File: design/flow/config.mk
export PLATFORM = sky130hd
export DESIGN_NAME = fir
export DESIGN_NICKNAME = fir
export VERILOG_FILES = /design/flow/design.v
export SDC_FILE = /design/flow/constraint.sdc
export NUM_CORES = 4
export LEC_CHECK = 0
export CAP_MARGIN = 20
export CORE_MARGIN = 2
export CORE_UTILIZATION = 60
export SETUP_SLACK_MARGIN = 0.26
export SLEW_MARGIN = 20
File: design/flow/design.v
`timescale 1ns / 10ps
module fir(
    input clk,                               
    input signed [15:0] noisy_signal,        
    output signed [15:0] filtered_signal     
);
    integer i, j;
    localparam [143:0] COEFFS = {16'h04F6,    
                                 16'h0AE4,    
                                 16'h1089,    
                                 16'h1469,    
                                 16'h160F,    
                                 16'h1496,    
                                 16'h1089,    
                                 16'h0AE4,    
                                 16'h04F6};   
    reg signed [15:0] delayed_signal [0:8];
    reg signed [31:0] prod  [0:8];
    reg signed [32:0] sum_0 [0:4];
    reg signed [33:0] sum_1 [0:2];
    reg signed [34:0] sum_2 [0:1];
    reg signed [35:0] sum_3;
    always @(posedge clk) begin
        delayed_signal[0] <= noisy_signal;
        for (i = 1; i <= 8; i = i + 1) begin
            delayed_signal[i] <= delayed_signal[i - 1];
        end
    end
    always @(posedge clk) begin
        for (j = 0; j <= 8; j = j + 1) begin
            prod[j] <= delayed_signal[j] * $signed(COEFFS[16*j +: 16]);
        end
    end
    always @(posedge clk) begin
        sum_0[0] <= prod[0] + prod[1];
        sum_0[1] <= prod[2] + prod[3];
        sum_0[2] <= prod[4] + prod[5];
        sum_0[3] <= prod[6] + prod[7];
        sum_0[4] <= prod[8];
    end
    always @(posedge clk) begin
        sum_1[0] <= sum_0[0] + sum_0[1];
        sum_1[1] <= sum_0[2] + sum_0[3];
        sum_1[2] <= sum_0[4];
    end
    always @(posedge clk) begin
        sum_2[0] <= sum_1[0] + sum_1[1];
        sum_2[1] <= sum_1[2];
    end
    always @(posedge clk) begin
        sum_3 <= sum_2[0] + sum_2[1];
    end
    assign filtered_signal = $signed(sum_3[35:14]);
endmodule
File: design/flow/run.sh
#!/bin/bash
# the make line also repeats each setting of config.mk as NAME=value (left out here)
make -C /OpenROAD-flow-scripts/flow DESIGN_CONFIG=/design/flow/config.mk WORK_HOME=/design/flow/orfs CLKGATE_MAP_FILE= finish
File: design/flow/constraint.sdc
create_clock -name core_clock -period 1.83 [get_ports {clk}]
set_input_delay 0.3660 -clock core_clock [delete_from_list [all_inputs] [get_ports {clk}]]
set_output_delay 0.3660 -clock core_clock [all_outputs]
set_load 0.01 [all_outputs]
==> results of run 1 <==
metrics by stage:
stage | instances | utilization, % | worst slack, ps
3_3_place_gp | 8405 | 78.6 | -3360
3_5_place_dp | 8405 | 78.6 | -3440
4_1_cts | 8643 | 83.8 | -3290
5_1_grt | 8704 | 86.3 | -3550
6_report | 8706 | 86.4 | -3420
2_1_floorplan | 5754 | - | -3410
routing by layer:
metal | GRT usage, % | share of wire [%] | vias up
met5 | 0 | 0.022 | -
met4 | 10.2 | 4.2 | 6
met3 | 2.91 | 3.1 | 400
met2 | 59.0 | 52 | 982
met1 | 38.2 | 41 | 22600
li1 | - | - | 22300
area by class of cell:
class                   instances  area share (%)
well taps                    1254            1.95
clock inverters                46           0.691
clock buffers                 100            2.76
inverters                    1191            5.58
repair buffers               1578            15.6
diodes                          2         0.00623
multi-input cells            3852            55.9
flip-flops and latches        683            17.5
repair_timing:
| item | in CTS | in global routing |
|---|---|---|
| endpoints found under the hold margin | 0 | 0 |
| setup endpoints to repair | 423 | 430 |
| pin swaps | 234 | 195 |
| resized | 297 | 367 |
| setup buffers | 92 | 61 |
==> Slide: Implementation Results, run 1 <==
Run Summary

Min path
  – Hold Path Depth: 1
  – Hold EP: delayed_signal[0][1]
  – Hold path start: noisy_signal[1]
  – Hold WC Path Type: in -> reg

Cells and area
  – Fin nets: about 9k
  – # fillers: around 4.9k
  – Flop area: 14100 sq um
  – Comb. cell area: 44900 sq um
  – Final instance area: 80400 sq um
  – Area Growth Syn to Fin: 43.3%

Synth
  – Yosys cell types: 91
  – Syn Nets: ~7.3k
  – Top cell area share: ~24%
  – Post-synthesis xor/xnor area fraction: 6.90%
  – Synth Area in Compound Gates: between 10% and 20%
  – Area leader, netlist: dfxtp_1
  – FA/HA/MAJ Cells, Area Fraction: between 40 and 50%
  – Register area share after synthesis: between 20 and 25%
  – Flops after synth: roughly 700
  – Post-Synthesis Cells: 5754
  – Flip-flops with a built-in enable: 0
  – Yosys cell count: ~5.8k
  – Main flop type: dfxtp_1
  – Ys async rst share: 0%
  – Mapped cell area: 56100 sq um
  – Cell with the most instances after synthesis: inv_1
  – Logic family by area: adder cells
  – Top cells by area: dfxtp_1 24%, ha_1 22%, fa_1 18%, inv_1 8.0%, xnor2_1 4.9%
  – Yosys simple share: slightly above 7%
  – Multiplexer share: 0.355%
  – Area figure in the yosys stat output: 56100 sq um
  – Top cells by count, synth: 1191 x inv_1, 991 x ha_1, 683 x dfxtp_1
  – Avg Inst Size Synth: slightly below 10 sq um
  – Synthesis Warnings: 6

Die
  – Row count: 112
  – Initial Util: 60.3%
  – Die X: approximately 310 microns
  – I/O pins: 33
  – Die Y: 310 microns
  – Core Area: 93000 sq um
  – Die area: 95900 sq um

Clock network
  – Clock Tree Root: clkbuf_16
  – Clk slew on worst S/H paths: 60 ps
  – Clock latency on the worst-skew pair: 670 ps
  – Post-CTS Hold Buffers: 0
  – CTS sink cnt: 683
  – H-Tree Depth: 3
  – CTS tree: done
  – Clock Path Buffers: 3
  – TritonCTS Buffers: 78

Final timing
  – Total Neg Setup Slack: -545310 ps
  – RSZ-0062 raised after global routing: true
  – Max_slew headroom: 54.8%
  – Max Slew Vio Count: 0
  – Minimum clock period: 5250 ps
  – Worst-Margin Slew: roughly 670 ps
  – Fin Hold WS: 138 ps
  – Maximum clock frequency: 0.190 GHz
  – Clock Skew: 24.1 ps
  – Final WS setup: -3420 ps
  – Fin crit share: 287%
  – Fin. Hold Viols: 0
  – # setup viols final: 404

Outcome
  – Layout check faults: negative setup slack
  – Status: finished with violations

Global route
  – Total track usage: 31.7%
  – Grt ovf: 0
  – Largest net degree at the start of global routing: 26
  – Initial antenna violation count: 9
  – Number of global-route vias before repair: 48.4k
  – First-pass GRT wire length: about 240 mm

Critical path
  – Worst R2R Path Depth: 22
  – Crit path capture: prod[4][28]
  – WP depth: 22
  – Critical Path RT: 2410 ps
  – Slowest-stage cell, CP: fa_1
  – Delay-heaviest family, CP: adder cells
  – Worst Path Max Fanout: 3
  – Crit end category: flip-flop
  – CP Launch Type: flip-flop
  – CP most frequent cell: inv_2
  – Critical path buffer and inverter count: 6
  – Reg2reg setup slack: -3420 ps
  – Largest stage delay, worst path: about 540 ps
  – Data arrival, critical path: 5830 ps
  – WS Path Type: reg -> reg
  – RR Endpoint: prod[4][28]
  – CP Launch Point: delayed_signal[4][10]
  – Worst r2r src: delayed_signal[4][10]
  – Worst-path cell chain: ha_4 -> inv_2 -> fa_1 -> inv_2 -> ha_4 -> inv_2 -> fa_1 -> inv_2 -> fa_1 -> inv_2 -> fa_2 -> inv_2 -> ha_4 -> a21o_1 -> a21o_1 -> a21oi_2 -> o21ai_2 -> a311oi_2 -> a21boi_2 -> o31ai_2 -> or4b_1 -> o311ai_1

Drt
  – DRT Wirelength: between 150 and 200 mm
  – Iter 0 DRT Violations: 2108
  – Drt drc: 0
  – DRT Pass-1 Iters: 5
  – Antenna Violating Nets Remaining: 0
  – Via-per-instance ratio: between 5 and 6
  – Vias: about 46k
  – Drt wl/cell: 18.3 microns

Flow run
  – Max cap viols: 0
  – Log Warnings: 75

Placed design
  – GP Congestion: around 0.90
  – DPL Wire Length: 119 mm
  – Area after DPL: 73100 sq um
  – Port Buf Inserts: 32
==> run 2: changes to the inputs <==
Settings changed: CORE_UTILIZATION 60 to 23, SETUP_SLACK_MARGIN 0.26 to not set.
Clock period 1.83 ns to 8.06 ns, I/O delays scaled along.
==> run 2 against run 1 <==
Effect of this change: now clean on timing, DRC and antenna; via count shrank 18%; register-to-register slack gained 5000 ps; synthesized cell count is the same; clock skew grew 8.7 ps; highest routed layer is now met4.
==> Slide: Implementation Results, run 2 <==
Run Summary

Synth
  – FA/HA/MAJ Cells, Area Fraction: 40.4% (unchanged)
  – Top cells by area: dfxtp_1 24%, ha_1 22%, fa_1 18%, inv_1 8.0%, xnor2_1 4.9%
  – Avg Inst Size Synth: 9.75 sq um (unchanged)
  – Top cells by count, synth: 1191 x inv_1, 991 x ha_1, 683 x dfxtp_1
  – Flops after synth: 683 (unchanged)
  – Top cell area share: 24.4% (unchanged)
  – Syn Nets: 7275 (unchanged)
  – Main flop type: dfxtp_1
  – Yosys cell types: 91 (unchanged)
  – Post-synthesis xor/xnor area fraction: 6.90% (unchanged)
  – Area figure in the yosys stat output: 56100 sq um (unchanged)
  – Mapped cell area: 56100 sq um (unchanged)
  – Ys async rst share: 0% (unchanged)
  – Flip-flops with a built-in enable: 0 (unchanged)
  – Logic family by area: adder cells
  – Cell with the most instances after synthesis: inv_1
  – Synthesis Warnings: 6 (unchanged)
  – Synth Area in Compound Gates: 12.7% (unchanged)
  – Yosys simple share: 7.09% (unchanged)
  – Register area share after synthesis: 24.4% (unchanged)
  – Multiplexer share: 0.355% (unchanged)
  – Area leader, netlist: dfxtp_1
  – Yosys cell count: 5754 (unchanged)
  – Post-Synthesis Cells: 5754 (unchanged)

Critical path
  – Critical path buffer and inverter count: 4 (-2)
  – Crit path capture: prod[4][28]
  – Critical Path RT: 8620 ps (+6210 ps)
  – Worst-path cell chain: inv_1 -> fa_1 -> inv_1 -> ha_1 -> fa_1 -> fa_1 -> inv_1 -> fa_1 -> inv_1 -> ha_1 -> a21o_1 -> a21o_1 -> a21oi_1 -> o21ai_0 -> a311oi_2 -> a21boi_1 -> o31ai_2 -> or4b_1 -> o311ai_1
  – Delay-heaviest family, CP: adder cells
  – Worst Path Max Fanout: 16 (+13)
  – Crit end category: flip-flop
  – CP Launch Type: flip-flop
  – Slowest-stage cell, CP: dfxtp_1
  – WP depth: 19 (-14%)
  – Worst R2R Path Depth: 19 (-14%)
  – Data arrival, critical path: 6990 ps (+1160 ps)
  – Worst r2r src: delayed_signal[4][15]
  – RR Endpoint: prod[4][28]
  – WS Path Type: reg -> reg
  – Reg2reg setup slack: 1620 ps (+5040 ps)
  – CP Launch Point: delayed_signal[4][15]
  – Largest stage delay, worst path: 710 ps (+170 ps)

Flow run
  – Log Warnings: 70 (-6.7%)
  – Max cap viols: 0 (unchanged)

Die
  – Initial Util: 23.1% (-37 points)
  – Die X: 498 microns (+61%)
  – Core Area: 243000 sq um (+160%)
  – I/O pins: 33 (unchanged)
  – Die Y: 498 microns (+61%)
  – Die area: 248000 sq um (+160%)
  – Row count: 181 (+62%)

Min path
  – Hold EP: sum_2[1][9]
  – Hold path start: sum_1[2][9]
  – Hold WC Path Type: reg -> reg
  – Hold Path Depth: 0 (-1)

Global route
  – First-pass GRT wire length: 203 mm (-16%)
  – Initial antenna violation count: 0 (-9)
  – Total track usage: 9.88% (-22 points)
  – Largest net degree at the start of global routing: 27 (+3.8%)
  – Grt ovf: 0 (unchanged)
  – Number of global-route vias before repair: 40.1k (-17%)

Final timing
  – RSZ-0062 raised after global routing: false
  – Max Slew Vio Count: 0 (unchanged)
  – Fin crit share: 79.8% (-210 points)
  – # setup viols final: 0 (-100%)
  – Minimum clock period: 6440 ps (+1190 ps)
  – Fin. Hold Viols: 0 (unchanged)
  – Maximum clock frequency: 0.155 GHz (-18%)
  – Total Neg Setup Slack: 0 ps (+545310 ps)
  – Worst-Margin Slew: 986 ps (+313 ps)
  – Max_slew headroom: 34.2% (-21 points)
  – Final WS setup: 1620 ps (+5040 ps)
  – Clock Skew: 32.8 ps (+8.71 ps)

Placed design
  – DP Worst Slack: 1560 ps (+5000 ps)
  – GP Congestion: 0.849 (-5.3%)
  – DPL Wire Length: 99.2 mm (-17%)
  – Port Buf Inserts: 32 (unchanged)

Drt
  – Drt wl/cell: 13.2 microns (-28%)
  – DRT Pass-1 Iters: 5 (unchanged)
  – Antenna Violating Nets Remaining: 0 (unchanged)
  – Via-per-instance ratio: 4.17 (-22%)
  – DRT Wirelength: 121 mm (-24%)
  – Drt drc: 0 (unchanged)
  – Vias: 38.0k (-18%)
  – Iter 0 DRT Violations: 1501 (-29%)

Clock network
  – Clock Path Buffers: 3 (unchanged)
  – Clock latency on the worst-skew pair: 680 ps (about the same)
  – TritonCTS Buffers: 83 (+6.4%)
  – H-Tree Depth: 3 (unchanged)
  – Post-CTS Hold Buffers: 0 (unchanged)
  – Clock Tree Root: clkbuf_16
  – CTS sink cnt: 683 (unchanged)
  – Post_cts resized: 0 (-100%)
  – Post-CTS setup buffers: 0 (-100%)
  – Clk slew on worst S/H paths: 60 ps (about the same)
  – CTS tree: done

Cells and area
  – Fin nets: 7372 (-17%)
  – # fillers: 25.6k (+420%)
  – Area Growth Syn to Fin: 12.9%

Outcome
  – Status: timing/DRC/antenna clean
==> run 2: metal layers <==
metal | part of all wire (%) | track usage (%) | vias up
li1 | - | - | 19200
met1 | 47 | 12.8 | 18200
met2 | 48 | 17.3 | 460
met3 | 2.7 | 1.09 | 172
met4 | 2.1 | 2.49 | 0
met5 | 0 | 0 | -
==> run 2: metrics by stage <==
stage / hold slack [ps] / util (%) / std cells / instance area [sq um]
after floorplan: 310 / - / 5754 / 56100
after global placement: 311 / 24.9 / 8968 / 60400
after detailed placement: 312 / 24.9 / 8968 / 60400
after CTS: 326 / 26.1 / 9119 / 63300
after global routing: 329 / 26.1 / 9119 / 63300
final: 322 / 26.1 / 9121 / 63300
==> run 2: final cells by class <==
type	instances	area [sq um]	share of cell area, %
timing repair buffer	40	380	0.601
clock inverter	45	596	0.940
clock buffer	106	2350	3.72
tap	3202	4010	6.33
sequential	683	13700	21.6
antenna	2	5.00	0.00790
inverter	1191	4470	7.06
multi-input combinational	3852	37800	59.8
==> run 3: changes to the inputs <==
Settings changed: CORE_UTILIZATION 23 to 72, SETUP_SLACK_MARGIN set to -0.07.
Clock period 8.06 ns to 4.96 ns, I/O delays scaled along.
==> run 3 against run 2 <==
Effect of this change: now fails the layout checks on negative setup slack; worst setup slack lost 1900 ps; via count increased by 6.9%; clock skew is 4.2 ps lower; register-to-register slack got worse by 1900 ps; sequential cell count is the same; critical endpoint unchanged; highest routed layer is now met5.
==> Slide: Implementation Results, run 3 <==
Run Summary

Drt
  – Drt drc: 0 (unchanged)
  – Via-per-instance ratio: 5.61 (+35%)
  – Vias: 40.7k (+6.9%)
  – Diode count: 0 (-2)
  – Iter 0 DRT Violations: 2522 (+68%)
  – Antenna Violating Nets Remaining: 0 (unchanged)
  – DRT Pass-1 Iters: 5 (unchanged)
  – DRT Wirelength: 128 mm (+6.3%)
  – Drt wl/cell: 17.7 microns (+34%)

Final timing
  – Minimum clock period: 5270 ps (-1160 ps)
  – Max_slew headroom: 44.2% (+10 points)
  – Total Neg Setup Slack: -721 ps (-721 ps)
  – Fin Hold WS: 322 ps (-0.703 ps)
  – Fin crit share: 106% (+26 points)
  – Fin. Hold Viols: 0 (unchanged)
  – Max Slew Vio Count: 0 (unchanged)
  – RSZ-0062 raised after global routing: true
  – Clock Skew: 28.6 ps (-4.24 ps)
  – Final WS setup: -314 ps (-1940 ps)
  – Maximum clock frequency: 0.190 GHz (+22%)
  – Worst-Margin Slew: 826 ps (-159 ps)
  – # setup viols final: 8 (+8)

Cells and area
  – # fillers: 4811 (-81%)
  – Final instance area: 63700 sq um (+0.61%)
  – Layout Cells excl Fill: 7249 (-21%)
  – Fin nets: 7672 (+4.1%)
  – Area Growth Syn to Fin: 13.6%
  – Comb. cell area: 38800 sq um (+2.6%)
  – Flop area: 13800 sq um (+0.76%)

Clock network
  – H-Tree Depth: 3 (unchanged)
  – Clock Tree Root: clkbuf_16
  – Clock latency on the worst-skew pair: 640 ps (-40 ps)
  – Clk slew on worst S/H paths: 60 ps (about the same)
  – CTS sink cnt: 683 (unchanged)
  – TritonCTS Buffers: 75 (-9.6%)
  – Post-CTS Hold Buffers: 0 (unchanged)
  – Clock Path Buffers: 3 (unchanged)
  – CTS tree: done

Synth
  – Multiplexer share: 0.355% (unchanged)
  – Top cells by count, synth: 1191 x inv_1, 991 x ha_1, 683 x dfxtp_1
  – Flops after synth: 683 (unchanged)
  – Yosys simple share: 7.09% (unchanged)
  – Syn Nets: 7275 (unchanged)
  – Area leader, netlist: dfxtp_1
  – Synth Area in Compound Gates: 12.7% (unchanged)
  – Synthesis Warnings: 6 (unchanged)
  – Mapped cell area: 56100 sq um (unchanged)
  – Main flop type: dfxtp_1
  – Top cell area share: 24.4% (unchanged)
  – Ys async rst share: 0% (unchanged)
  – FA/HA/MAJ Cells, Area Fraction: 40.4% (unchanged)
  – Flip-flops with a built-in enable: 0 (unchanged)
  – Post-synthesis xor/xnor area fraction: 6.90% (unchanged)
  – Yosys cell count: 5754 (unchanged)
  – Area figure in the yosys stat output: 56100 sq um (unchanged)
  – Cell with the most instances after synthesis: inv_1
  – Logic family by area: adder cells
  – Avg Inst Size Synth: 9.75 sq um (unchanged)
  – Post-Synthesis Cells: 5754 (unchanged)
  – Register area share after synthesis: 24.4% (unchanged)
  – Yosys cell types: 91 (unchanged)
  – Top cells by area: dfxtp_1 24%, ha_1 22%, fa_1 18%, inv_1 8.0%, xnor2_1 4.9%

Critical path
  – CP Launch Point: delayed_signal[4][13]
  – Slowest-stage cell, CP: fa_2
  – Worst r2r src: delayed_signal[4][13]
  – Largest stage delay, worst path: 580 ps (-130 ps)
  – Data arrival, critical path: 5800 ps (-1190 ps)
  – Reg2reg setup slack: -310 ps (-1940 ps)
  – Crit end category: flip-flop
  – Worst R2R Path Depth: 20 (+1)
  – WS Path Type: reg -> reg
  – Delay-heaviest family, CP: adder cells
  – Critical Path RT: 5480 ps (-3140 ps)
  – Crit path capture: prod[4][28]
  – CP most frequent cell: inv_1
  – WP depth: 20 (+1)
  – CP Launch Type: flip-flop
  – RR Endpoint: prod[4][28]
  – Worst-path cell chain: ha_4 -> inv_1 -> fa_2 -> inv_2 -> ha_4 -> fa_2 -> fa_1 -> inv_1 -> fa_1 -> inv_1 -> ha_2 -> a21o_1 -> a21o_1 -> a21oi_2 -> o21ai_2 -> a311oi_2 -> a21boi_2 -> o31ai_2 -> or4b_1 -> o311ai_1
  – Worst Path Max Fanout: 4 (-12)
  – Critical path buffer and inverter count: 4 (unchanged)

Flow run
  – Log Warnings: 75 (+7.1%)
  – Max cap viols: 0 (unchanged)

Min path
  – Hold path start: sum_0[4][1]
  – Hold WC Path Type: reg -> reg
  – Hold Path Depth: 0 (unchanged)
  – Hold EP: sum_1[2][1]

Die
  – Die X: 283 microns (-43%)
  – Initial Util: 72.5% (+49 points)
  – Die area: 80200 sq um (-68%)
  – I/O pins: 33 (unchanged)
  – Core Area: 77300 sq um (-68%)
  – Row count: 102 (-44%)
  – Die Y: 283 microns (-43%)

Outcome
  – Status: finished with violations
  – Layout check faults: negative setup slack

Placed design
  – Cell Count Post-Placement: 7088 (-21%)
  – Port Buf Inserts: 32 (unchanged)
  – DPL Wire Length: 101 mm (+2.0%)
  – Area after DPL: 59800 sq um (-0.88%)
  – GP Congestion: 0.937 (+10%)

Global route
  – Largest net degree at the start of global routing: 26 (-3.7%)
  – Grt ovf: 0 (unchanged)
  – First-pass GRT wire length: 209 mm (+3.1%)
  – Number of global-route vias before repair: 41.8k (+4.3%)
  – Initial antenna violation count: 5 (+5)
  – Total track usage: 32.0% (+22 points)
[run 3: timing repair]
item | 4_1_cts | 5_1_grt
hold endpoints to repair | 0 | 0
setup buffers | 13 | 15
endpoints found under the setup margin | 23 | 44
gates resized | 77 | 138
cloned | 0 | 0
pin swaps | 47 | 82
[run 3: final cells by class]
cell class,count,area share [%]
Tap cell,1040,2.04
Clock inverter,36,0.725
Timing Repair Buffer,348,4.29
Sequential cell,683,21.6
Inverter,1191,7.02
Multi-Input combinational cell,3852,61.0
Clock buffer,99,3.34
[run 3: per-stage QoR]
stage | utilization, % | worst slack (ps)
final | 82.4 | -314
after floorplan | - | -285
after CTS | 81.4 | -181
after detailed placement | 77.4 | -419
after global routing | 82.4 | -563
after global placement | 77.4 | -322
[run 3: metal layers]
metal  vias to the layer above  routed length (microns)  GRT usage, %  part of all wire (%)
li1                      19800                        -             -                     -
met1                     19600                    57400          43.5                    45
met2                       989                    60600          53.7                    47
met3                       260                     6040          3.83                   4.7
met4                         2                     4340          9.92                   3.4
met5                         -                       13             0                 0.010
==> run 4: changes to the inputs <==
Settings changed: ABC_AREA set to 1, CORE_UTILIZATION 72 to 70, CTS_CLUSTER_SIZE set to 74, SETUP_SLACK_MARGIN -0.07 to not set.
Clock period 4.96 ns to 4.07 ns, I/O delays scaled along.
==> run 4 against run 3 <==
Effect of this change: the run now fails in 5_1_grt; synthesized cell count increased by 58%; die size increased by 20%; synthesized area increased by 17%.
==> Slide: Implementation Results, run 4 <==
Key Metrics from the Run

Synth
  – Ys async rst share: 0% (unchanged)
  – Register area share after synthesis: 20.8% (-3.6 points)
  – Main flop type: dfxtp_1
  – Synth Area in Compound Gates: 4.54% (-8.2 points)
  – Area leader, netlist: dfxtp_1
  – Top cells by count, synth: 2541 x nand2_1, 2228 x inv_1, 991 x ha_1
  – Area figure in the yosys stat output: 65900 sq um (+17%)
  – Yosys cell types: 37 (-59%)
  – Yosys simple share: 23.3% (+16 points)
  – Cell with the most instances after synthesis: nand2_1
  – Yosys cell count: 9070 (+58%)
  – Flip-flops with a built-in enable: 0 (unchanged)
  – Synthesis Warnings: 6 (unchanged)
  – Top cell area share: 20.8% (-3.6 points)
  – Logic family by area: adder cells
  – Mapped cell area: 65900 sq um (+17%)
  – Multiplexer share: 0% (-0.35 points)
  – Post-Synthesis Cells: 9070 (+58%)
  – Flops after synth: 683 (unchanged)
  – Avg Inst Size Synth: 7.26 sq um (-26%)
  – Top cells by area: dfxtp_1 21%, ha_1 19%, fa_1 16%, nand2_1 14%, inv_1 13%
  – Post-synthesis xor/xnor area fraction: 4.12% (-2.8 points)
  – Syn Nets: 10.6k (+46%)
  – FA/HA/MAJ Cells, Area Fraction: 34.4% (-6.0 points)

Clock network
  – Clock Tree Root: clkbuf_16
  – CTS sink cnt: 683 (unchanged)
  – H-Tree Depth: 3 (unchanged)
  – Post-CTS Hold Buffers: 0 (unchanged)
  – TritonCTS Buffers: 77 (+2.7%)
  – Clock Path Buffers: 3 (unchanged)

Outcome
  – Failed at: 5_1_grt
  – Status: stopped before the end
  – First Err: [ERROR GRT-0232] Routing congestion too high. Check the congestion heatmap in the GUI.

Placed design
  – Area after DPL: 70900 sq um (+18%)
  – Port Buf Inserts: 32 (unchanged)
  – Cell Count Post-Placement: 10.8k (+52%)
  – DPL Wire Length: 171 mm (+69%)
  – GP Congestion: 1.06 (+13%)

Die
  – Row count: 112 (+9.8%)
  – Die Y: 311 microns (+9.8%)
  – Die area: 96600 sq um (+20%)
  – Core Area: 93300 sq um (+21%)
  – Die X: 311 microns (+9.8%)
  – I/O pins: 33 (unchanged)
  – Initial Util: 70.6% (-2.0 points)

Global route
  – Grt ovf: 1946
  – Total track usage: 87.1%
==> run 4: per-layer routing <==
| metal | overflow | global-route usage (%) |
|---|---|---|
| met5 | 32 | 57.5 |
| met4 | 548 | 91.5 |
| met3 | 147 | 76.0 |
| met2 | 1067 | 100 |
| met1 | 152 | 83.9 |
==> run 4: per-stage QoR <==
step           setup slack [ps]  util [%]  hold slack [ps]
4_1_cts                    -192      81.4              325
3_5_place_dp               -381      75.9              312
3_3_place_gp               -290      75.9              310
2_1_floorplan              -244         -              310
==> run 4: what timing repair did <==
item                                    in CTS
buffers inserted                            15
pin swaps                                  136
gates resized                              493
endpoints found under the setup margin     115
==> run 5: changes to the inputs <==
Settings changed: CORE_ASPECT_RATIO set to 1.41, CORE_UTILIZATION 70 to 72, CTS_CLUSTER_DIAMETER set to 375, CTS_CLUSTER_SIZE 74 to 81, HOLD_SLACK_MARGIN set to 0.11, PLACE_DENSITY set to 0.37.
Clock period 4.07 ns to 3.31 ns, I/O delays scaled along.
==> run 5 against run 4 <==
Effect of this change: the run again fails in 5_1_grt; synthesized cell count unchanged; synthesized area unchanged; die size decreased by 2.7%.
==> Slide: Implementation Results, run 5 <==
Key Metrics from the Run

Outcome
  – Status: stopped before the end
  – Failed at: 5_1_grt
  – First Err: [ERROR GRT-0116] Global routing finished with congestion. Check the congestion regions in the DRC Viewer.

Clock network
  – H-Tree Depth: 1 (-2)
  – Clock Tree Root: clkbuf_16
  – TritonCTS Buffers: 12 (-84%)
  – Clock Path Buffers: 3 (unchanged)
  – Post-CTS Hold Buffers: 0 (unchanged)
  – CTS sink cnt: 683 (unchanged)

Synth
  – Post-Synthesis Cells: 9070 (unchanged)
  – Yosys cell count: 9070 (unchanged)
  – Main flop type: dfxtp_1
  – Logic family by area: adder cells
  – Synth Area in Compound Gates: 4.54% (unchanged)
  – Top cells by area: dfxtp_1 21%, ha_1 19%, fa_1 16%, nand2_1 14%, inv_1 13%
  – Yosys simple share: 23.3% (unchanged)
  – Avg Inst Size Synth: 7.26 sq um (unchanged)
  – Cell with the most instances after synthesis: nand2_1
  – Ys async rst share: 0% (unchanged)
  – Post-synthesis xor/xnor area fraction: 4.12% (unchanged)
  – Top cells by count, synth: 2541 x nand2_1, 2228 x inv_1, 991 x ha_1
  – Synthesis Warnings: 6 (unchanged)
  – Multiplexer share: 0% (unchanged)
  – Area leader, netlist: dfxtp_1
  – Mapped cell area: 65900 sq um (unchanged)
  – FA/HA/MAJ Cells, Area Fraction: 34.4% (unchanged)
  – Area figure in the yosys stat output: 65900 sq um (unchanged)
  – Flops after synth: 683 (unchanged)
  – Flip-flops with a built-in enable: 0 (unchanged)
  – Syn Nets: 10.6k (unchanged)
  – Yosys cell types: 37 (unchanged)
  – Register area share after synthesis: 20.8% (unchanged)
  – Top cell area share: 20.8% (unchanged)

Placed design
  – GP Congestion: 1.03 (-3.1%)
  – Port Buf Inserts: 32 (unchanged)
  – Cell Count Post-Placement: 11.0k (+2.4%)
  – DPL Wire Length: 180 mm (+5.0%)
  – DP Worst Slack: -1080 ps (-702 ps)

Die
  – I/O pins: 33 (unchanged)
  – Die area: 93900 sq um (-2.7%)
  – Core Area: 90600 sq um (-2.9%)
  – Die Y: 363 microns (+17%)
  – Row count: 131 (+17%)
  – Initial Util: 72.7% (+2.1 points)
  – Die X: 259 microns (-17%)

Global route
  – Grt ovf: slightly above 500
  – Total track usage: around 80%
[run 5: per-stage QoR]
stage / instance area (sq um) / hold slack (ps) / utilization (%) / TNS, ps
floorplan: 68900 / 310 / - / -47900
global placement: 76200 / 310 / 84.1 / -84880
detailed placement: 76200 / 313 / 84.1 / -101600
CTS: 82100 / 347 / 90.5 / -88120
[run 5: metal layers]
| metal | track usage (%) | overflow |
|---|---|---|
| met1 | 72.7 | 6 |
| met2 | 96.4 | 293 |
| met3 | 63.7 | 9 |
| met4 | 84.9 | 203 |
| met5 | 27.6 | 3 |
[run 5: what timing repair did]
item,4_1_cts
resized,1086
endpoints found under the setup margin,176
hold endpoints to repair,0
gates cloned,0
buffers inserted,139
pin swaps,578
==> run 6: changes to the inputs <==
Settings changed: CORE_ASPECT_RATIO 1.41 to not set, CTS_CLUSTER_DIAMETER 375 to not set, CTS_CLUSTER_SIZE 81 to 73, HOLD_SLACK_MARGIN 0.11 to not set, PLACE_DENSITY 0.37 to 0.64.
Clock period 3.31 ns to 3.8 ns, I/O delays scaled along.
==> run 6 against run 5 <==
Effect of this change: the flow again stops in 5_1_grt; die size is essentially flat; synthesized area stayed put; synthesized cell count unchanged.
==> Slide: Implementation Results, run 6 <==
Key Metrics from the Run

Outcome
  – Status: stopped before the end
  – Failed at: 5_1_grt
  – First Err: [ERROR GRT-0116] Global routing finished with congestion. Check the congestion regions in the DRC Viewer.

Clock network
  – Post-CTS Hold Buffers: 0 (unchanged)
  – H-Tree Depth: 3 (+2)
  – TritonCTS Buffers: 78 (+66)
  – Clock Tree Root: clkbuf_16
  – CTS sink cnt: 683 (unchanged)
  – Clock Path Buffers: 3 (unchanged)

Placed design
  – Area after DPL: 72400 sq um (-4.9%)
  – DPL Wire Length: 160 mm (-11%)
  – Port Buf Inserts: 32 (unchanged)
  – GP Congestion: 1.04 (+1.2%)

Die
  – Initial Util: 72.9% (+0.28 points)
  – Row count: 110 (-16%)
  – I/O pins: 33 (unchanged)
  – Die X: 306 microns (+18%)
  – Core Area: 90300 sq um (-0.39%)
  – Die area: 93900 sq um (about the same)
  – Die Y: 306 microns (-16%)

Synth
  – Post-synthesis xor/xnor area fraction: 4.12% (unchanged)
  – Avg Inst Size Synth: 7.26 sq um (unchanged)
  – Main flop type: dfxtp_1
  – Area leader, netlist: dfxtp_1
  – Yosys cell count: 9070 (unchanged)
  – Register area share after synthesis: 20.8% (unchanged)
  – Logic family by area: adder cells
  – Flip-flops with a built-in enable: 0 (unchanged)
  – Yosys simple share: 23.3% (unchanged)
  – Post-Synthesis Cells: 9070 (unchanged)
  – Synth Area in Compound Gates: 4.54% (unchanged)
  – Flops after synth: 683 (unchanged)
  – Synthesis Warnings: 6 (unchanged)
  – Top cells by area: dfxtp_1 21%, ha_1 19%, fa_1 16%, nand2_1 14%, inv_1 13%
  – Top cells by count, synth: 2541 x nand2_1, 2228 x inv_1, 991 x ha_1
  – Area figure in the yosys stat output: 65900 sq um (unchanged)
  – FA/HA/MAJ Cells, Area Fraction: 34.4% (unchanged)
  – Mapped cell area: 65900 sq um (unchanged)
  – Syn Nets: 10.6k (unchanged)
  – Top cell area share: 20.8% (unchanged)
  – Ys async rst share: 0% (unchanged)
  – Cell with the most instances after synthesis: nand2_1
  – Multiplexer share: 0% (unchanged)
  – Yosys cell types: 37 (unchanged)

Global route
  – Total track usage: 72.0%
  – Grt ovf: 127
==> run 6: repair_timing <==
item	CTS
cloned	0
pin swaps	430
resized	1042
setup buffers	106
setup endpoints to repair	132
==> run 6: layer usage <==
layer	track usage (%)	overflow
met4	69.1	52
met1	71.5	3
met2	91.1	62
met3	55.4	10
met5	28.2	0
==> run 6: stage by stage <==
| stage | setup WS, ps | TNS, ps | cells | hold WS [ps] |
|---|---|---|---|---|
| 2_1_floorplan | -513 | -7900 | 9070 | 310 |
| 3_5_place_dp | -553 | -41640 | 10800 | 312 |
| 3_3_place_gp | -434 | -29200 | 10800 | 310 |
| 4_1_cts | -489 | -23580 | 11100 | 319 |
==> run 7: changes to the inputs <==
Settings changed: CELL_PAD_IN_SITES_DETAIL_PLACEMENT set to 0, CELL_PAD_IN_SITES_GLOBAL_PLACEMENT set to 0, CORE_UTILIZATION 72 to 71, CTS_CLUSTER_DIAMETER set to 328, CTS_CLUSTER_SIZE 73 to 14, GPL_TIMING_DRIVEN set to 1, MIN_ROUTING_LAYER set to met1, PLACE_DENSITY 0.64 to not set, PLACE_DENSITY_LB_ADDON set to 0.18, SETUP_SLACK_MARGIN set to -0.17, SLEW_MARGIN 20 to 40, TNS_END_PERCENT set to 50.
Clock period 3.8 ns to 3.95 ns, I/O delays scaled along.
==> run 7 against run 6 <==
Effect of this change: the run again fails in 5_1_grt; synthesized cell count unchanged; die size up 1.4%; synthesized area unchanged.
==> Slide: Implementation Results, run 7 <==
Key Metrics from the Run

Synth
  – Ys async rst share: 0% (unchanged)
  – Yosys cell types: 37 (unchanged)
  – Synthesis Warnings: 6 (unchanged)
  – Flip-flops with a built-in enable: 0 (unchanged)
  – Main flop type: dfxtp_1
  – FA/HA/MAJ Cells, Area Fraction: 34.4% (unchanged)
  – Area leader, netlist: dfxtp_1
  – Syn Nets: 10.6k (unchanged)
  – Yosys simple share: 23.3% (unchanged)
  – Logic family by area: adder cells
  – Top cells by count, synth: 2541 x nand2_1, 2228 x inv_1, 991 x ha_1
  – Cell with the most instances after synthesis: nand2_1
  – Post-synthesis xor/xnor area fraction: 4.12% (unchanged)
  – Multiplexer share: 0% (unchanged)
  – Top cells by area: dfxtp_1 21%, ha_1 19%, fa_1 16%, nand2_1 14%, inv_1 13%
  – Top cell area share: 20.8% (unchanged)
  – Register area share after synthesis: 20.8% (unchanged)
  – Mapped cell area: 65900 sq um (unchanged)
  – Yosys cell count: 9070 (unchanged)
  – Avg Inst Size Synth: 7.26 sq um (unchanged)
  – Synth Area in Compound Gates: 4.54% (unchanged)
  – Flops after synth: 683 (unchanged)
  – Area figure in the yosys stat output: 65900 sq um (unchanged)
  – Post-Synthesis Cells: 9070 (unchanged)

Placed design
  – Area after DPL: 72000 sq um (-0.54%)
  – Port Buf Inserts: 32 (unchanged)
  – GP Congestion: 1.04 (about the same)
  – DPL Wire Length: 173 mm (+8.3%)

Clock network
  – Clock Tree Root: clkbuf_16
  – TritonCTS Buffers: 54 (-31%)
  – Clock Path Buffers: 3 (unchanged)
  – H-Tree Depth: 2 (-1)
  – Post-CTS Hold Buffers: 0 (unchanged)
  – CTS sink cnt: 683 (unchanged)

Global route
  – Grt ovf: 133
  – Total track usage: 72.4%

Die
  – Die Y: 309 microns (+0.69%)
  – I/O pins: 33 (unchanged)
  – Die X: 309 microns (+0.69%)
  – Initial Util: 71.7% (-1.2 points)
  – Die area: 95200 sq um (+1.4%)
  – Row count: 111 (+0.91%)
  – Core Area: 91800 sq um (+1.7%)

Outcome
  – Status: stopped before the end
  – First Err: [ERROR GRT-0232] Routing congestion too high. Check the congestion heatmap in the GUI.
  – Failed at: 5_1_grt
run 7: what timing repair did:
item	CTS
gates resized	550
setup endpoints to repair	113
setup buffers	26
pin swaps	195
run 7: layer usage:
metal | GRT usage [%] | GRT overflow
met1 | 69.8 | 4
met2 | 90.6 | 63
met3 | 57.2 | 8
met4 | 73.8 | 58
met5 | 33.9 | 0
run 7: stage by stage:
step	hold WS (ps)	setup slack, ps	utilization (%)	cells
CTS	317	-343	82.8	11000
floorplan	310	-379	-	9070
detailed placement	312	-556	78.5	10900
global placement	310	-518	78.5	10900
==> run 8: changes to the inputs <==
Settings changed: ABC_AREA 1 to not set, CELL_PAD_IN_SITES_GLOBAL_PLACEMENT 0 to 3, CORE_UTILIZATION 71 to 51, CTS_CLUSTER_DIAMETER 328 to not set, CTS_CLUSTER_SIZE 14 to 90, GPL_ROUTABILITY_DRIVEN set to 1, GPL_TIMING_DRIVEN 1 to not set, MIN_ROUTING_LAYER met1 to met2, PLACE_DENSITY_LB_ADDON 0.18 to 0.26, SETUP_SLACK_MARGIN -0.17 to not set, SLEW_MARGIN 40 to 20, TNS_END_PERCENT 50 to 65.
Clock period 3.95 ns to 8.12 ns, I/O delays scaled along.
==> run 8 against run 7 <==
Effect of this change: the flow stops in 3_3_place_gp; synthesized cell count decreased by 37%; die size increased by 18%; synthesized area decreased by 15%.
==> Slide: Implementation Results, run 8 <==
Key Metrics from the Run

Synth
  – Ys async rst share: 0% (unchanged)
  – Synthesis Warnings: 6 (unchanged)
  – Yosys simple share: 7.09% (-16 points)
  – Multiplexer share: 0.355% (+0.35 points)
  – Flops after synth: 683 (unchanged)
  – Register area share after synthesis: 24.4% (+3.6 points)
  – Top cell area share: 24.4% (+3.6 points)
  – Yosys cell count: 5754 (-37%)
  – Mapped cell area: 56100 sq um (-15%)
  – Flip-flops with a built-in enable: 0 (unchanged)
  – Cell with the most instances after synthesis: inv_1
  – Avg Inst Size Synth: 9.75 sq um (+34%)
  – Yosys cell types: 91 (+150%)
  – Area figure in the yosys stat output: 56100 sq um (-15%)
  – Top cells by area: dfxtp_1 24%, ha_1 22%, fa_1 18%, inv_1 8.0%, xnor2_1 4.9%
  – Area leader, netlist: dfxtp_1
  – Top cells by count, synth: 1191 x inv_1, 991 x ha_1, 683 x dfxtp_1
  – FA/HA/MAJ Cells, Area Fraction: 40.4% (+6.0 points)
  – Post-synthesis xor/xnor area fraction: 6.90% (+2.8 points)
  – Post-Synthesis Cells: 5754 (-37%)
  – Syn Nets: 7275 (-31%)
  – Main flop type: dfxtp_1
  – Logic family by area: adder cells
  – Synth Area in Compound Gates: 12.7% (+8.2 points)

Die
  – Die Y: 336 microns (+8.8%)
  – Die area: 113000 sq um (+18%)
  – Row count: 121 (+9.0%)
  – I/O pins: 33 (unchanged)
  – Initial Util: 51.5% (-20 points)
  – Die X: 336 microns (+8.8%)
  – Core Area: 109000 sq um (+19%)

Outcome
  – Status: stopped before the end
  – First Err: [ERROR FLW-0024] Place density exceeds 1.0 (current PLACE_DENSITY_LB_ADDON =  0.26). Please check if the value of  PLACE_DENSITY_LB_ADDON is between 0 and 0.99.
  – Failed at: 3_3_place_gp
==> run 9: changes to the inputs <==
Settings changed: ABC_AREA set to 1, CAP_MARGIN 20 to 5, CELL_PAD_IN_SITES_DETAIL_PLACEMENT 0 to 2, CELL_PAD_IN_SITES_GLOBAL_PLACEMENT 3 to not set, CORE_ASPECT_RATIO set to 0.61, CORE_MARGIN 2 to 8, CORE_UTILIZATION 51 to 17, CTS_CLUSTER_DIAMETER set to 97, CTS_CLUSTER_SIZE 90 to not set, MAX_ROUTING_LAYER set to met4, MIN_ROUTING_LAYER met2 to not set, PLACE_DENSITY_LB_ADDON 0.26 to 0.29, SLEW_MARGIN 20 to 10, TNS_END_PERCENT 65 to not set.
Clock period 8.12 ns to 3.41 ns, I/O delays scaled along.
==> run 9 against run 8 <==
Effect of this change: the layout now fails its checks (negative setup slack); synthesized area grew 17%; synthesized cell count grew 58%; die size grew to 3.6 times the previous value.
==> Slide: Implementation Results, run 9 <==
Run Summary

Final timing
  – Clock Skew: 58.8 ps
  – Worst-Margin Slew: 904 ps
  – Max Slew Vio Count: 0
  – RSZ-0062 raised after global routing: true
  – # setup viols final: 174
  – Fin crit share: 129%
  – Fin Hold WS: 318 ps
  – Maximum clock frequency: about 0.23 GHz
  – Final WS setup: -1000 ps
  – Minimum clock period: 4410 ps
  – Max_slew headroom: 39.3%
  – Fin. Hold Viols: 0

Critical path
  – Reg2reg setup slack: -1000 ps
  – Critical path buffer and inverter count: 5
  – CP most frequent cell: inv_2
  – RR Endpoint: prod[5][17]
  – Slowest-stage cell, CP: fa_1
  – Worst r2r src: delayed_signal[5][7]
  – Data arrival, critical path: 5050 ps
  – Worst-path cell chain: ha_4 -> ha_4 -> inv_2 -> fa_1 -> inv_2 -> fa_2 -> fa_1 -> inv_2 -> fa_1 -> inv_2 -> ha_4 -> nand2_8 -> nor2_4 -> buf_6 -> nand2_4 -> a21oi_4 -> nor2_2 -> xnor2_1
  – WS Path Type: reg -> reg
  – CP Launch Type: flip-flop
  – Worst R2R Path Depth: 18
  – Largest stage delay, worst path: between 500 and 600 ps
  – Crit path capture: prod[5][17]
  – CP Launch Point: delayed_signal[5][7]
  – Crit end category: flip-flop
  – WP depth: 18
  – Delay-heaviest family, CP: adder cells
  – Critical Path RT: 4040 ps
  – Worst Path Max Fanout: 4

Cells and area
  – Area Growth Syn to Fin: 43.0%
  – Fin nets: 11.7k
  – Layout Cells excl Fill: 15.4k

Synth
  – Avg Inst Size Synth: 7.26 sq um (-26%)
  – Yosys cell types: 37 (-59%)
  – Mapped cell area: 65900 sq um (+17%)
  – Synthesis Warnings: 6 (unchanged)
  – Main flop type: dfxtp_1
  – Register area share after synthesis: 20.8% (-3.6 points)
  – Ys async rst share: 0% (unchanged)
  – Area leader, netlist: dfxtp_1
  – Logic family by area: adder cells
  – Area figure in the yosys stat output: 65900 sq um (+17%)
  – Cell with the most instances after synthesis: nand2_1
  – Synth Area in Compound Gates: 4.54% (-8.2 points)
  – Top cell area share: 20.8% (-3.6 points)
  – Syn Nets: 10.6k (+46%)
  – Multiplexer share: 0% (-0.35 points)
  – Yosys cell count: 9070 (+58%)
  – Yosys simple share: 23.3% (+16 points)
  – Flip-flops with a built-in enable: 0 (unchanged)
  – Top cells by count, synth: 2541 x nand2_1, 2228 x inv_1, 991 x ha_1
  – FA/HA/MAJ Cells, Area Fraction: 34.4% (-6.0 points)
  – Post-synthesis xor/xnor area fraction: 4.12% (-2.8 points)
  – Flops after synth: 683 (unchanged)
  – Top cells by area: dfxtp_1 21%, ha_1 19%, fa_1 16%, nand2_1 14%, inv_1 13%
  – Post-Synthesis Cells: 9070 (+58%)

Min path
  – Hold path start: sum_0[4][25]
  – Hold WC Path Type: reg -> reg
  – Hold EP: sum_1[2][25]
  – Hold Path Depth: 0

Placed design
  – GP Congestion: about 0.89
  – Port Buf Inserts: 32
  – Cell Count Post-Placement: 15.0k
  – DPL Wire Length: 221 mm

Die
  – Die Y: 502 microns (+50%)
  – Row count: 178 (+47%)
  – Initial Util: 17.1% (-34 points)
  – Die X: 813 microns (+140%)
  – I/O pins: 33 (unchanged)
  – Core Area: 386000 sq um (+250%)
  – Die area: 408000 sq um (+260%)

Clock network
  – CTS sink cnt: 683
  – CTS tree: done
  – Clock Tree Root: clkbuf_16
  – Clk slew on worst S/H paths: approximately 80 ps
  – Clock Path Buffers: 3
  – Post-CTS Hold Buffers: 0
  – Clock latency on the worst-skew pair: 760 ps
  – H-Tree Depth: 3
  – TritonCTS Buffers: around 84

Flow run
  – Log Warnings: 73
  – Max cap viols: 0

Global route
  – Number of global-route vias before repair: 70.1k
  – Grt ovf: 0
  – Largest net degree at the start of global routing: 18
  – Total track usage: 13.9%
  – Initial antenna violation count: 21
  – First-pass GRT wire length: 434 mm

Drt
  – Vias: about 64k
  – Antenna Violating Nets Remaining: 0
  – DRT Wirelength: 315 mm
  – DRT Pass-1 Iters: 5
  – Iter 0 DRT Violations: around 3.5k
  – Drt wl/cell: 20.5 microns
  – Via-per-instance ratio: 4.16
  – Drt drc: 0

Outcome
  – Layout check faults: negative setup slack
  – Status: finished with violations
[run 9: per-layer routing]
metal / vias up / track usage [%] / part of all wire (%)
met1: 32600 / 20.6 / 48
met2: 1292 / 20.7 / 45
met4: 0 / 1.94 / 2.2
li1: 29600 / - / -
met5: - / - / 0
met3: 393 / 1.59 / 4.5
[run 9: cell type report]
class	instances	area [sq um]
well taps	5130	6420
clock inverters	56	741
inverters	2240	8520
diodes	10	25.0
fillers	44300	291000
flip-flops and latches	683	14100
clock buffers	100	2310
multi-input cells	6140	53600
repair buffers	1019	8510
[run 9: per-stage QoR]
stage | cell area, sq um | setup WS (ps) | utilization (%) | TNS (ps)
2_1_floorplan | 68700 | -903 | - | -34490
3_3_place_gp | 81400 | -990 | 21.1 | -83970
3_5_place_dp | 81400 | -1030 | 21.1 | -94970
4_1_cts | 90000 | -925 | 23.3 | -72930
5_1_grt | 94200 | -1130 | 24.4 | -114700
6_report | 94200 | -1000 | 24.4 | -96910
[run 9: repair_timing]
action / in CTS / in global routing
setup endpoints to repair: 177 / 178
hold endpoints to repair: 0 / 0
pin swaps: 534 / 601
gates resized: 1120 / 847
setup buffers: 123 / 105
gates cloned: 0 / 0
==> run 10: changes to the inputs <==
Settings changed: ABC_AREA 1 to not set, CAP_MARGIN 5 to 20, CELL_PAD_IN_SITES_DETAIL_PLACEMENT 2 to not set, CORE_ASPECT_RATIO 0.61 to not set, CORE_MARGIN 8 to 2, CORE_UTILIZATION 17 to 40, CTS_CLUSTER_DIAMETER 97 to not set, GPL_ROUTABILITY_DRIVEN 1 to not set, MAX_ROUTING_LAYER met4 to not set, PLACE_DENSITY_LB_ADDON 0.29 to not set, SLEW_MARGIN 10 to 20.
Clock period 3.41 ns to 3.64 ns, I/O delays scaled along.
==> run 10 against run 9 <==
Effect of this change: still fails the layout checks on negative setup slack; routed wire length is 57% lower; critical path type unchanged; fmax fell by 14%; critical endpoint is now prod[4][28].
==> Slide: Implementation Results, run 10 <==
Run Summary

Critical path
  – Slowest-stage cell, CP: fa_2
  – CP Launch Type: flip-flop
  – CP most frequent cell: inv_2
  – Largest stage delay, worst path: 560 ps (+30 ps)
  – Delay-heaviest family, CP: adder cells
  – Worst R2R Path Depth: 22 (+4)
  – Critical path buffer and inverter count: 6 (+1)
  – RR Endpoint: prod[4][28]
  – Worst Path Max Fanout: 4 (unchanged)
  – Crit end category: flip-flop
  – Worst r2r src: delayed_signal[4][9]
  – Crit path capture: prod[4][28]
  – WP depth: 22 (+4)
  – WS Path Type: reg -> reg
  – Worst-path cell chain: ha_4 -> inv_2 -> fa_1 -> inv_1 -> ha_1 -> inv_2 -> fa_1 -> inv_1 -> fa_1 -> inv_2 -> fa_2 -> inv_2 -> ha_4 -> a21o_1 -> a21o_1 -> a21oi_2 -> o21ai_2 -> a311oi_2 -> a21boi_2 -> o31ai_2 -> or4b_1 -> o311ai_1
  – Reg2reg setup slack: -1500 ps (-490 ps)
  – Critical Path RT: 4210 ps (+170 ps)
  – CP Launch Point: delayed_signal[4][9]
  – Data arrival, critical path: 5710 ps (+660 ps)

Placed design
  – Cell Count Post-Placement: 8445 (-44%)
  – GP Congestion: 0.870 (-2.2%)
  – Port Buf Inserts: 32 (unchanged)
  – DP Worst Slack: -1670 ps (-640 ps)
  – DPL Wire Length: 109 mm (-51%)

Global route
  – First-pass GRT wire length: 223 mm (-49%)
  – Global Route met3 Usage: 2.24% (+0.65 points)
  – Met1 Track Usage GR: 25.4% (+4.8 points)
  – Total track usage: 19.3% (+5.3 points)
  – Grt ovf: 0 (unchanged)
  – Initial antenna violation count: 5 (-76%)
  – Number of global-route vias before repair: 44.0k (-37%)
  – GRT met2 Usage: 33.4% (+13 points)
  – Grt peak-use layer: met2
  – Largest net degree at the start of global routing: 26 (+8)

Synth
  – Yosys simple share: 7.09% (-16 points)
  – Flops after synth: 683 (unchanged)
  – Register area share after synthesis: 24.4% (+3.6 points)
  – Multiplexer share: 0.355% (+0.35 points)
  – Area figure in the yosys stat output: 56100 sq um (-15%)
  – Flip-flops with a built-in enable: 0 (unchanged)
  – Top cells by count, synth: 1191 x inv_1, 991 x ha_1, 683 x dfxtp_1
  – Post-synthesis xor/xnor area fraction: 6.90% (+2.8 points)
  – Yosys cell types: 91 (+150%)
  – Logic family by area: adder cells
  – Avg Inst Size Synth: 9.75 sq um (+34%)
  – Area leader, netlist: dfxtp_1
  – FA/HA/MAJ Cells, Area Fraction: 40.4% (+6.0 points)
  – Syn Nets: 7275 (-31%)
  – Cell with the most instances after synthesis: inv_1
  – Top cells by area: dfxtp_1 24%, ha_1 22%, fa_1 18%, inv_1 8.0%, xnor2_1 4.9%
  – Yosys cell count: 5754 (-37%)
  – Mapped cell area: 56100 sq um (-15%)
  – Synthesis Warnings: 6 (unchanged)
  – Top cell area share: 24.4% (+3.6 points)
  – Post-Synthesis Cells: 5754 (-37%)
  – Synth Area in Compound Gates: 12.7% (+8.2 points)
  – Main flop type: dfxtp_1
  – Ys async rst share: 0% (unchanged)

Min path
  – Hold WC Path Type: reg -> reg
  – Hold path start: prod[8][4]
  – Hold Path Depth: 0 (unchanged)
  – Hold EP: sum_0[4][4]

Drt
  – Drt wl/cell: 15.5 microns (-24%)
  – Via-per-instance ratio: 4.77 (+15%)
  – DRT Wirelength: 135 mm (-57%)
  – DRT Pass-1 Iters: 5 (unchanged)
  – Iter 0 DRT Violations: 1575 (-56%)
  – Drt drc: 0 (unchanged)
  – Antenna Violating Nets Remaining: 0 (unchanged)
  – Vias: 41.6k (-35%)

Clock network
  – Clock Path Buffers: 3 (unchanged)
  – CTS tree: done
  – Clk slew on worst S/H paths: 60 ps (-20 ps)
  – H-Tree Depth: 3 (unchanged)
  – Post-CTS Hold Buffers: 0 (unchanged)
  – TritonCTS Buffers: 80 (-4.8%)
  – Clock latency on the worst-skew pair: 700 ps (-60 ps)
  – Clock Tree Root: clkbuf_16
  – CTS sink cnt: 683 (unchanged)

Flow run
  – Log Warnings: 73 (unchanged)
  – Max cap viols: 0 (unchanged)

Die
  – Die Y: 378 microns (-25%)
  – Core Area: 139000 sq um (-64%)
  – Die area: 143000 sq um (-65%)
  – I/O pins: 33 (unchanged)
  – Row count: 137 (-23%)
  – Initial Util: 40.2% (+23 points)
  – Die X: 378 microns (-53%)

Final timing
  – RSZ-0062 raised after global routing: true
  – Max Slew Vio Count: 0 (unchanged)
  – Max_slew headroom: 41.7% (+2.4 points)
  – Fin crit share: 141% (+12 points)
  – Fin Hold WS: 311 ps (-7.31 ps)
  – Fin. Hold Viols: 0 (unchanged)
  – Worst-Margin Slew: 863 ps (-41.1 ps)
  – Clock Skew: 40.7 ps (-18.1 ps)
  – Final WS setup: -1500 ps (-494 ps)
  – Maximum clock frequency: 0.195 GHz (-14%)
  – Minimum clock period: 5140 ps (+724 ps)
  – Total Neg Setup Slack: -89120 ps (+7790 ps)
  – # setup viols final: 138 (-21%)

Cells and area
  – Fin nets: 8289 (-29%)
  – Area Growth Syn to Fin: 31.1%
  – Layout Cells excl Fill: 8712 (-43%)

Outcome
  – Layout check faults: negative setup slack
  – Status: finished with violations
==> run 10: routing by layer <==
layer | share of wire, % | vias up | routed length (microns)
li1 | - | 21000 | -
met3 | 2.4 | 194 | 3280
met4 | 2.6 | 0 | 3480
met1 | 47 | 19900 | 63000
met2 | 48 | 427 | 64900
met5 | 0 | - | 0
==> run 10: repair_timing <==
item / in CTS / in global routing
pin swaps: 273 / 174
resized: 457 / 210
endpoints found under the setup margin: 146 / 159
cloned: 0 / 0
setup buffers: 99 / 55
==> run 10: cell type report <==
cell class	instances	area, sq um
fill	12200	65800
multi-input combinational	3852	42300
sequential	683	14000
timing repair buffer	960	7710
inverter	1191	4490
tap	1876	2350
clock buffer	105	2250
clock inverter	43	495
antenna	2	5.00
==> run 10: metrics by stage <==
step	area (sq um)	utilization [%]
3_5_place_dp	66700	47.9
6_report	73500	52.8
2_1_floorplan	58100	-
5_1_grt	73500	52.8
4_1_cts	72400	51.9
3_3_place_gp	66700	47.9
==> run 11: changes to the inputs <==
Settings changed: ABC_AREA set to 1, CELL_PAD_IN_SITES_DETAIL_PLACEMENT set to 0, CELL_PAD_IN_SITES_GLOBAL_PLACEMENT set to 0, CORE_UTILIZATION 40 to 71, CTS_CLUSTER_DIAMETER set to 328, CTS_CLUSTER_SIZE set to 14, GPL_TIMING_DRIVEN set to 1, HOLD_SLACK_MARGIN set to 0.28, MIN_ROUTING_LAYER set to met1, PLACE_DENSITY_LB_ADDON set to 0.18, SETUP_SLACK_MARGIN set to -0.27, SLEW_MARGIN 20 to 15, TNS_END_PERCENT set to 50.
Clock period 3.64 ns to 3.88 ns, I/O delays scaled along.
==> run 11 against run 10 <==
Effect of this change: the flow now stops in 5_1_grt; synthesized area increased by 17%; die size decreased by 34%; synthesized cell count increased by 58%.
==> Slide: Implementation Results, run 11 <==
Key Metrics from the Run

Clock network
  – Clock Path Buffers: 3 (unchanged)
  – Clock Tree Root: clkbuf_16
  – CTS sink cnt: 683 (unchanged)
  – Post-CTS Hold Buffers: 0 (unchanged)
  – TritonCTS Buffers: 54 (-33%)
  – H-Tree Depth: 2 (-1)

Placed design
  – DPL Wire Length: 175 mm (+61%)
  – DP Worst Slack: -704 ps (+967 ps)
  – GP Congestion: 1.04 (+19%)
  – Area after DPL: 72300 sq um (+8.4%)
  – Port Buf Inserts: 32 (unchanged)

Synth
  – Main flop type: dfxtp_1
  – Register area share after synthesis: 20.8% (-3.6 points)
  – Yosys cell types: 37 (-59%)
  – Top cell area share: 20.8% (-3.6 points)
  – Multiplexer share: 0% (-0.35 points)
  – Area leader, netlist: dfxtp_1
  – Top cells by area: dfxtp_1 21%, ha_1 19%, fa_1 16%, nand2_1 14%, inv_1 13%
  – Logic family by area: adder cells
  – Cell with the most instances after synthesis: nand2_1
  – Synthesis Warnings: 6 (unchanged)
  – Top cells by count, synth: 2541 x nand2_1, 2228 x inv_1, 991 x ha_1
  – Mapped cell area: 65900 sq um (+17%)
  – Yosys simple share: 23.3% (+16 points)
  – Flip-flops with a built-in enable: 0 (unchanged)
  – Yosys cell count: 9070 (+58%)
  – Area figure in the yosys stat output: 65900 sq um (+17%)
  – Syn Nets: 10.6k (+46%)
  – Ys async rst share: 0% (unchanged)
  – Post-Synthesis Cells: 9070 (+58%)
  – Post-synthesis xor/xnor area fraction: 4.12% (-2.8 points)
  – FA/HA/MAJ Cells, Area Fraction: 34.4% (-6.0 points)
  – Avg Inst Size Synth: 7.26 sq um (-26%)
  – Flops after synth: 683 (unchanged)
  – Synth Area in Compound Gates: 4.54% (-8.2 points)

Die
  – Row count: 111 (-19%)
  – Die area: 95200 sq um (-34%)
  – I/O pins: 33 (unchanged)
  – Initial Util: 71.7% (+31 points)
  – Die Y: 309 microns (-18%)
  – Core Area: 91800 sq um (-34%)
  – Die X: 309 microns (-18%)

Global route
  – Grt ovf: 237
  – Total track usage: 76.6%

Outcome
  – Status: stopped before the end
  – Failed at: 5_1_grt
  – First Err: [ERROR GRT-0232] Routing congestion too high. Check the congestion heatmap in the GUI.
run 11: what timing repair did:
item | CTS
pin swaps | 175
gates resized | 480
cloned | 0
endpoints found under the setup margin | 110
buffers inserted | 18
run 11: metrics by stage:
step | setup TNS [ps] | std cells | util (%) | hold slack [ps]
2_1_floorplan | -12900 | 9070 | - | 310
3_3_place_gp | -33650 | 10900 | 78.8 | 311
3_5_place_dp | -49420 | 10900 | 78.8 | 312
4_1_cts | -29140 | 11000 | 82.8 | 321
run 11: metal layers:
metal / GRT usage, % / GRT overflow
met1: 74.4 / 2
met2: 92.6 / 124
met3: 63.5 / 5
met4: 77.3 / 106
met5: 39.4 / 0
==> run 12: changes to the inputs <==
Settings changed: CELL_PAD_IN_SITES_DETAIL_PLACEMENT 0 to 2, CELL_PAD_IN_SITES_GLOBAL_PLACEMENT 0 to 1, CORE_MARGIN 2 to 9, CORE_UTILIZATION 71 to 40, CTS_CLUSTER_DIAMETER 328 to not set, CTS_CLUSTER_SIZE 14 to 28, GPL_TIMING_DRIVEN 1 to 0, HOLD_SLACK_MARGIN 0.28 to not set, MAX_ROUTING_LAYER set to met5, MIN_ROUTING_LAYER met1 to not set, PLACE_DENSITY_LB_ADDON 0.18 to not set, SETUP_SLACK_MARGIN -0.27 to not set, SLEW_MARGIN 15 to 20, TNS_END_PERCENT 50 to not set.
Clock period 3.88 ns to 6.0 ns, I/O delays scaled along.
==> run 12 against run 11 <==
Effect of this change: now clean on timing, DRC and antenna; die size rose by 89%; synthesized area did not move; synthesized cell count did not move.
==> Slide: Implementation Results, run 12 <==
Run Summary

Outcome
  – Status: timing/DRC/antenna clean

Synth
  – Top cells by area: dfxtp_1 21%, ha_1 19%, fa_1 16%, nand2_1 14%, inv_1 13%
  – Mapped cell area: 65900 sq um (unchanged)
  – FA/HA/MAJ Cells, Area Fraction: 34.4% (unchanged)
  – Ys async rst share: 0% (unchanged)
  – Avg Inst Size Synth: 7.26 sq um (unchanged)
  – Yosys simple share: 23.3% (unchanged)
  – Synthesis Warnings: 6 (unchanged)
  – Area leader, netlist: dfxtp_1
  – Flip-flops with a built-in enable: 0 (unchanged)
  – Post-synthesis xor/xnor area fraction: 4.12% (unchanged)
  – Cell with the most instances after synthesis: nand2_1
  – Synth Area in Compound Gates: 4.54% (unchanged)
  – Multiplexer share: 0% (unchanged)
  – Flops after synth: 683 (unchanged)
  – Top cells by count, synth: 2541 x nand2_1, 2228 x inv_1, 991 x ha_1
  – Syn Nets: 10.6k (unchanged)
  – Main flop type: dfxtp_1
  – Area figure in the yosys stat output: 65900 sq um (unchanged)
  – Post-Synthesis Cells: 9070 (unchanged)
  – Register area share after synthesis: 20.8% (unchanged)
  – Yosys cell types: 37 (unchanged)
  – Logic family by area: adder cells
  – Yosys cell count: 9070 (unchanged)
  – Top cell area share: 20.8% (unchanged)

Critical path
  – Crit end category: flip-flop
  – CP Launch Point: delayed_signal[4][15]
  – RR Endpoint: prod[4][23]
  – Worst Path Max Fanout: 15
  – Worst-path cell chain: inv_1 -> fa_1 -> inv_1 -> ha_1 -> fa_1 -> fa_1 -> inv_1 -> fa_1 -> inv_1 -> ha_1 -> nand2_1 -> nor2_1 -> nand2_1 -> nor2_1 -> nand2_1 -> nand4_1 -> nand2_1
  – Crit path capture: prod[4][23]
  – WP depth: 17
  – Largest stage delay, worst path: 790 ps
  – Critical path buffer and inverter count: 4
  – Delay-heaviest family, CP: adder cells
  – Reg2reg setup slack: 480 ps
  – CP Launch Type: flip-flop
  – Data arrival, critical path: 6130 ps
  – Slowest-stage cell, CP: dfxtp_1
  – Critical Path RT: approximately 6600 ps
  – Worst r2r src: delayed_signal[4][15]
  – WS Path Type: reg -> reg
  – Worst R2R Path Depth: 17

Clock network
  – Post-CTS setup buffers: 0 (-18)
  – Post_cts resized: 0 (-100%)
  – CTS tree: done
  – Clock Path Buffers: 3 (unchanged)
  – Clock Tree Root: clkbuf_16
  – Clk slew on worst S/H paths: roughly 70 ps
  – H-Tree Depth: 3 (+1)
  – TritonCTS Buffers: 85 (+57%)
  – Post-CTS Hold Buffers: 0 (unchanged)
  – Clock latency on the worst-skew pair: 740 ps
  – CTS sink cnt: 683 (unchanged)

Min path
  – Hold EP: sum_2[1][24]
  – Hold WC Path Type: reg -> reg
  – Hold Path Depth: 0
  – Hold path start: sum_1[2][24]

Drt
  – DRT Pass-1 Iters: 5
  – Drt drc: 0
  – Antenna Violating Nets Remaining: 0
  – Via-per-instance ratio: 4.96
  – Iter 0 DRT Violations: 1858
  – Vias: between 50k and 60k
  – DRT Wirelength: approximately 230 mm
  – Drt wl/cell: 20.2 microns

Cells and area
  – # fillers: 19.4k
  – Area Growth Syn to Fin: 9.41%
  – Flop area: 13700 sq um
  – Final instance area: 72100 sq um
  – Layout Cells excl Fill: 11.4k
  – Fin nets: 10.7k
  – Comb. cell area: 43700 sq um

Flow run
  – Log Warnings: about 70
  – Max cap viols: 0

Final timing
  – Minimum clock period: 5520 ps
  – Fin crit share: 92.0%
  – RSZ-0062 raised after global routing: false
  – # setup viols final: 0
  – Clock Skew: approximately 44 ps
  – Fin. Hold Viols: 0
  – Total Neg Setup Slack: 0 ps
  – Max Slew Vio Count: 0
  – Max_slew headroom: 31.8%
  – Worst-Margin Slew: between 1000 and 1500 ps
  – Maximum clock frequency: 0.181 GHz

Global route
  – Grt ovf: 0
  – Total track usage: 25.6%
  – Largest net degree at the start of global routing: 24
  – Number of global-route vias before repair: roughly 65k
  – First-pass GRT wire length: 364 mm
  – Initial antenna violation count: 11

Placed design
  – Cell Count Post-Placement: 11.3k (+3.2%)
  – GP Congestion: 0.892 (-14%)
  – DPL Wire Length: 199 mm (+14%)
  – Port Buf Inserts: 32 (unchanged)
  – Area after DPL: 68900 sq um (-4.8%)

Die
  – Die X: 424 microns (+37%)
  – Core Area: 163000 sq um (+78%)
  – Die area: 180000 sq um (+89%)
  – I/O pins: 33 (unchanged)
  – Die Y: 424 microns (+37%)
  – Initial Util: 40.4% (-31 points)
  – Row count: 148 (+33%)
[run 12: area by class of cell]
| cell class | instances | area share, % |
|---|---|---|
| tap | 2175 | 3.78 |
| inverter | 2240 | 11.7 |
| clock inverter | 53 | 1.22 |
| clock buffer | 101 | 3.15 |
| timing repair buffer | 32 | 0.445 |
| buffer | 7 | 0.0590 |
| antenna | 3 | 0.0104 |
| multi-input combinational | 6140 | 60.7 |
| sequential | 683 | 19.0 |
[run 12: stage by stage]
step / hold WS [ps] / setup slack, ps / utilization, %
2_1_floorplan: 310 / 1150 / -
5_1_grt: 331 / 26.4 / 44.2
3_5_place_dp: 314 / 376 / 42.2
4_1_cts: 322 / 354 / 44.2
6_report: 323 / 481 / 44.2
3_3_place_gp: 310 / 531 / 42.2
[run 12: metal layers]
metal / vias to the layer above / GRT usage, % / share of wire, %
li1: 27600 / - / -
met1: 28200 / 31.7 / 44
met2: 513 / 47.1 / 51
met3: 295 / 2.15 / 1.8
met4: 0 / 7.32 / 3.2
met5: - / 0 / 0
